==> flow/design.v (excerpt) <==
module FM_demodulator
          (
           clk,
           reset,
           clk_enable,
           inp_I,
           inp_Q,
           out_fm
          );
Size: ~9,300 cells after synthesis, about 150 flip-flops, roughly 94 I/O pins, roughly 84,000 um^2 of cells after synthesis.
Settings: LEC_CHECK=0, CAP_MARGIN=15, CELL_PAD_IN_SITES_DETAIL_PLACEMENT=1, CORE_ASPECT_RATIO=0.79, CORE_MARGIN=2, CORE_UTILIZATION=41, CTS_CLUSTER_SIZE=48, MIN_ROUTING_LAYER=met2, PLACE_DENSITY_LB_ADDON=0.14, SETUP_SLACK_MARGIN=-1.97, SLEW_MARGIN=20, TNS_END_PERCENT=50; clock period 22.7 ns.
run.sh (not shown) runs the stock make flow with config.mk's settings and CLKGATE_MAP_FILE=.
The starting point completed without violations.
Change:
- CAP_MARGIN: 15 -> 20
- CELL_PAD_IN_SITES_DETAIL_PLACEMENT: 1 -> default
- CORE_ASPECT_RATIO: 0.79 -> default
- CORE_UTILIZATION: 41 -> 72
- CTS_CLUSTER_DIAMETER: default -> 397
- CTS_CLUSTER_SIZE: 48 -> default
- MIN_ROUTING_LAYER: met2 -> default
- PLACE_DENSITY: default -> 0.42
- PLACE_DENSITY_LB_ADDON: 0.14 -> default
- SETUP_SLACK_MARGIN: -1.97 -> default
- TNS_END_PERCENT: 50 -> default
- clock period: 22.7 -> 11.7 ns (I/O delays scaled with it)
After rerunning: The changed run reached the layout checks and failed them: negative setup slack; non-clock buffer count came out higher by 803; wire length is lower by 20%; sequential share of layout area came out lower by 0.33 points; die area went down by 43%; via count shrinks by 22%.
Change:
- CORE_UTILIZATION: 72 -> 40
- CTS_CLUSTER_DIAMETER: 397 -> default
- PLACE_DENSITY: 0.42 -> default
- clock period: 11.7 -> 21.1 ns (I/O delays scaled with it)
Outcome:
- The changed run completed without violations
- synthesized area stays the same
- wire length increases by a few percent
- final cell count increases by a few percent
- die area increases by well over a third
Change:
- CORE_UTILIZATION: 40 -> 65
- CTS_CLUSTER_DIAMETER: default -> 215
- clock period: 21.1 -> 20.6 ns (I/O delays scaled with it)
Worst setup slack degrades by 0.055 ns.
Final cell count went down by a little under a tenth.
Synthesized cell count stays the same.
Critical path depth went down by 6.

The RTL this note starts from:
==> flow/design.v <==
`timescale 1 ns / 1 ns
module FM_demodulator
          (
           clk,
           reset,
           clk_enable,
           inp_I,
           inp_Q,
           out_fm
          );
  input   clk;
  input   reset;
  input   clk_enable;
  input   signed [38:0] inp_I;   
  input   signed [38:0] inp_Q;   
  output  [12:0] out_fm;   
  wire enb;
  reg signed [38:0] Delay1_out1;   
  reg signed [38:0] Delay2_out1;   
  reg signed [38:0] Delay4_out1;   
  wire signed [31:0] Sum4_sub_cast;   
  wire signed [31:0] Sum4_sub_cast_1;   
  wire signed [31:0] Sum4_sub_temp;   
  wire signed [29:0] Sum4_out1;   
  wire signed [68:0] Product_mul_temp;   
  wire signed [32:0] Product_out1;   
  reg signed [38:0] Delay3_out1;   
  wire signed [30:0] Sum3_sub_cast;   
  wire signed [30:0] Sum3_sub_cast_1;   
  wire signed [30:0] Sum3_sub_temp;   
  wire signed [28:0] Sum3_out1;   
  wire signed [67:0] Product2_mul_temp;   
  wire signed [32:0] Product2_out1;   
  wire signed [31:0] Sum5_sub_cast;   
  wire signed [31:0] Sum5_sub_cast_1;   
  wire signed [31:0] Sum5_sub_temp;   
  wire [12:0] OUTPUT_rsvd;   
  reg [12:0] OUTPUT_rsvdreg;
  assign enb = clk_enable;
  always @(posedge clk or posedge reset)
    begin : Delay1_process
      if (reset == 1'b1) begin
        Delay1_out1 <= 39'sh0000000000;
      end
      else begin
        if (enb) begin
          Delay1_out1 <= inp_I;
        end
      end
    end
  always @(posedge clk or posedge reset)
    begin : Delay2_process
      if (reset == 1'b1) begin
        Delay2_out1 <= 39'sh0000000000;
      end
      else begin
        if (enb) begin
          Delay2_out1 <= inp_Q;
        end
      end
    end
  always @(posedge clk or posedge reset)
    begin : Delay4_process
      if (reset == 1'b1) begin
        Delay4_out1 <= 39'sh0000000000;
      end
      else begin
        if (enb) begin
          Delay4_out1 <= Delay2_out1;
        end
      end
    end
  assign Sum4_sub_cast = inp_Q[38:7];
  assign Sum4_sub_cast_1 = Delay4_out1[38:7];
  assign Sum4_sub_temp = Sum4_sub_cast - Sum4_sub_cast_1;
  assign Sum4_out1 = Sum4_sub_temp[29:0];
  assign Product_mul_temp = Delay1_out1 * Sum4_out1;
  assign Product_out1 = Product_mul_temp[66:34];
  always @(posedge clk or posedge reset)
    begin : Delay3_process
      if (reset == 1'b1) begin
        Delay3_out1 <= 39'sh0000000000;
      end
      else begin
        if (enb) begin
          Delay3_out1 <= Delay1_out1;
        end
      end
    end
  assign Sum3_sub_cast = inp_I[38:8];
  assign Sum3_sub_cast_1 = Delay3_out1[38:8];
  assign Sum3_sub_temp = Sum3_sub_cast - Sum3_sub_cast_1;
  assign Sum3_out1 = Sum3_sub_temp[28:0];
  assign Product2_mul_temp = Sum3_out1 * Delay2_out1;
  assign Product2_out1 = Product2_mul_temp[65:33];
  assign Sum5_sub_cast = {Product_out1[32], Product_out1[32:2]};
  assign Sum5_sub_cast_1 = {Product2_out1[32], Product2_out1[32:2]};
  assign Sum5_sub_temp = Sum5_sub_cast - Sum5_sub_cast_1;
  assign OUTPUT_rsvd = Sum5_sub_temp[29:17];
always @(posedge clk)
    begin : OUTPUT_rsvdreg_process    
        if (enb) begin
          OUTPUT_rsvdreg <= OUTPUT_rsvd;
       end
    end
  assign out_fm = OUTPUT_rsvdreg;
endmodule   
Settings: LEC_CHECK=0, ABC_AREA=1, CAP_MARGIN=20, CORE_ASPECT_RATIO=0.5, CORE_MARGIN=2, CORE_UTILIZATION=72, CTS_CLUSTER_DIAMETER=397, CTS_CLUSTER_SIZE=94, PLACE_DENSITY=0.42, SETUP_SLACK_MARGIN=-1.16, SLEW_MARGIN=20; clock period 11.7 ns.
The baseline finished with negative setup slack left.
Then changed:
==> flow/config.mk (replaced) <==
export PLATFORM = sky130hd
export DESIGN_NAME = FM_demodulator
export DESIGN_NICKNAME = FM_demodulator
export VERILOG_FILES = /design/flow/design.v
export SDC_FILE = /design/flow/constraint.sdc
export NUM_CORES = 4
export LEC_CHECK = 0
export CAP_MARGIN = 20
export CORE_MARGIN = 2
export CORE_UTILIZATION = 63
export SLEW_MARGIN = 20
==> flow/constraint.sdc (replaced) <==
create_clock -name core_clock -period 24.5 [get_ports {clk}]
set_input_delay 4.9000 -clock core_clock [delete_from_list [all_inputs] [get_ports {clk}]]
set_output_delay 4.9000 -clock core_clock [all_outputs]
set_load 0.01 [all_outputs]
Now the flow passed the timing, DRC and antenna checks.
Worst setup slack improves by 5200 ps.
Cell count falls by 17%.
Then changed:
--- a/flow/config.mk
+++ b/flow/config.mk
@@ -9,3 +9,3 @@
 export CORE_MARGIN = 2
-export CORE_UTILIZATION = 63
+export CORE_UTILIZATION = 65
 export SLEW_MARGIN = 20
==> flow/constraint.sdc (replaced) <==
create_clock -name core_clock -period 16.9 [get_ports {clk}]
set_input_delay 3.3800 -clock core_clock [delete_from_list [all_inputs] [get_ports {clk}]]
set_output_delay 3.3800 -clock core_clock [all_outputs]
set_load 0.01 [all_outputs]
What happened: Clock skew hardly moves; worst setup slack is worse by 3500 ps; utilization grows by 4.8 points; first-iteration DRC count shrinks by 3.6%; final cell count grows by 3.2%; global-route usage grows by 0.92 points; count of clock-buffer cells in the layout stays the same.
